==> build 80 <==
==> flow/design.v (excerpt) <==
module DWT(clk, inp1,inp2,inp3,inp4,inp5,inp6,inp7,inp8, outp1,outp2,outp3,outp4,outp5,outp6,outp7,outp8,dwt_valid);
clock: 5.08 ns
lec_check: 0
cap_margin: 20
core_margin: 2
core_utilization: 64
max_routing_layer: met4
place_density: 0.57
slew_margin: 10
tns_end_percent: 5
run.sh (not shown) runs the stock make flow with config.mk's settings and CLKGATE_MAP_FILE=.
==> inputs of build 6, as changes to build 80 <==
- CORE_UTILIZATION: 64 -> 67
- CTS_CLUSTER_SIZE: unset -> 37
- HOLD_SLACK_MARGIN: unset -> 0.27
- MAX_ROUTING_LAYER: met4 -> unset
- PLACE_DENSITY: 0.57 -> unset
- SETUP_SLACK_MARGIN: unset -> 0.59
- SLEW_MARGIN: 10 -> 20
- TNS_END_PERCENT: 5 -> unset
==> flow/constraint.sdc (replaced) <==
create_clock -name core_clock -period 2.22 [get_ports {clk}]
set_input_delay 0.4440 -clock core_clock [delete_from_list [all_inputs] [get_ports {clk}]]
set_output_delay 0.4440 -clock core_clock [all_outputs]
set_load 0.01 [all_outputs]
==> inputs of build 3, as changes to build 80 <==
- CAP_MARGIN: 20 -> 15
- CELL_PAD_IN_SITES_DETAIL_PLACEMENT: unset -> 1
- CORE_UTILIZATION: 64 -> 26
- GPL_ROUTABILITY_DRIVEN: unset -> 1
- MAX_ROUTING_LAYER: met4 -> met5
- PLACE_DENSITY: 0.57 -> unset
- PLACE_DENSITY_LB_ADDON: unset -> 0.29
- SETUP_SLACK_MARGIN: unset -> -0.11
- SLEW_MARGIN: 10 -> 20
- TNS_END_PERCENT: 5 -> unset
==> flow/constraint.sdc (replaced) <==
create_clock -name core_clock -period 2.03 [get_ports {clk}]
set_input_delay 0.4060 -clock core_clock [delete_from_list [all_inputs] [get_ports {clk}]]
set_output_delay 0.4060 -clock core_clock [all_outputs]
set_load 0.01 [all_outputs]
==> qor summary <==
| item | build 6 | build 80 | build 3 |
|---|---|---|---|
| Worst Path Class, Setup | - | register to primary output | register to register |
| Reported clock group power | - | 14.6 mW | 39.7 mW |
| Crit Reg-Reg Endpoint | - | x2.name[7].u1.pout[6] | x2.name[7].u1.pout[6] |
| Clock distribution area overhead in the final layout | - | 0.0654 | 0.0611 |
| Violation count after the first detailed-routing iteration | - | 2967 | 1615 |
| Highest cell delay on the worst timing path | - | 700 ps | 350 ps |
| P&R area growth vs syn | - | 22.1% | 44.5% |
| Routability congestion estimate | 0.975 | 0.967 | 0.891 |
| Worst Hold Class | - | register to register | register to register |
| First drt pass iteration count | - | 6 | 5 |
| Status | did not finish | timing/DRC/antenna clean | failed layout checks |
| Last stage reached | 5_1_grt | - | - |
| Violated checks | - | - | setup timing |
| Post-layout period usage | - | 0.591 | 1.09 |
| Switching share of power | - | 0.347 | 0.354 |
| Wire length per cell | - | 19.4 µm | 16.8 µm |

---

==> run a <==
DWT again, from the RTL that the note above started with.
Settings: LEC_CHECK=0, CAP_MARGIN=20, CORE_MARGIN=2, CORE_UTILIZATION=58, SLEW_MARGIN=20; clock period 2.29 ns.
==> inputs of run b, as changes to run a <==
Settings changed: ABC_AREA set to 1, CORE_UTILIZATION 58 to 69.
==> flow/constraint.sdc (replaced) <==
create_clock -name core_clock -period 2.97 [get_ports {clk}]
set_input_delay 0.5940 -clock core_clock [delete_from_list [all_inputs] [get_ports {clk}]]
set_output_delay 0.5940 -clock core_clock [all_outputs]
set_load 0.01 [all_outputs]
==> inputs of run c, as changes to run a <==
Settings changed: CORE_UTILIZATION 58 to 40, SETUP_SLACK_MARGIN set to 0.43, SLEW_MARGIN 20 to 5.
==> flow/constraint.sdc (replaced) <==
create_clock -name core_clock -period 4.5 [get_ports {clk}]
set_input_delay 0.9000 -clock core_clock [delete_from_list [all_inputs] [get_ports {clk}]]
set_output_delay 0.9000 -clock core_clock [all_outputs]
set_load 0.01 [all_outputs]
==> qor summary <==
| quantity | run b | run c | run a |
|---|---|---|---|
| Final period utilization | 90.4% | 62.7% | 104% |
| Tool warnings | 461 | 459 | 462 |
| Ant diodes | 61 | 22 | 30 |
| Resized Gates After CTS | 0 | 0 | 114 |
| Power in the clock group | 24.5 mW | 17.5 mW | 31.5 mW |
| Share of power burned in combinational logic | 39.9% | 38.6% | 42.2% |
| VDD IR max | 0.825 mV | 0.419 mV | 1.12 mV |
| Placed cells | 13500 | 11600 | 11800 |
| Status | complete, no violations | complete, no violations | finished with violations |
| Reasons for failing layout checks | - | - | setup timing |
| Clock insertion delay at the later pin of the skew report | 830 ps | 850 ps | 800 ps |
| Via count of the first global-routing pass | 75600 | 56100 | 61500 |
| WL/cell | 18.8 um | 16.9 um | 17.5 um |
| Number of failing setup endpoints in the final timing report | 0 | 0 | 2 |
| Effective utilization at floorplan | 69.5% | 40.3% | 58.4% |
| Total power | 108 mW | 71.5 mW | 144 mW |
| Non-Filler Cell Area, Final | 108000 um2 | 103000 um2 | 109000 um2 |
| Minimum hold slack | 308 ps | 293 ps | 309 ps |
| Count of nets after finishing | 13600 | 10800 | 11800 |
| Combined buffer and inverter count along the critical path | 1 | 1 | 4 |
| Worst Path Required | 2380 ps | 3600 ps | 2980 ps |
| Count of unique library cells instantiated by Yosys | 39 | 49 | 49 |
| Worst-margin pin slew | 827 ps | 660 ps | 611 ps |
| Syn Inst Count | 10900 | 8029 | 8029 |
Power is estimated from default activity; no workload was simulated.
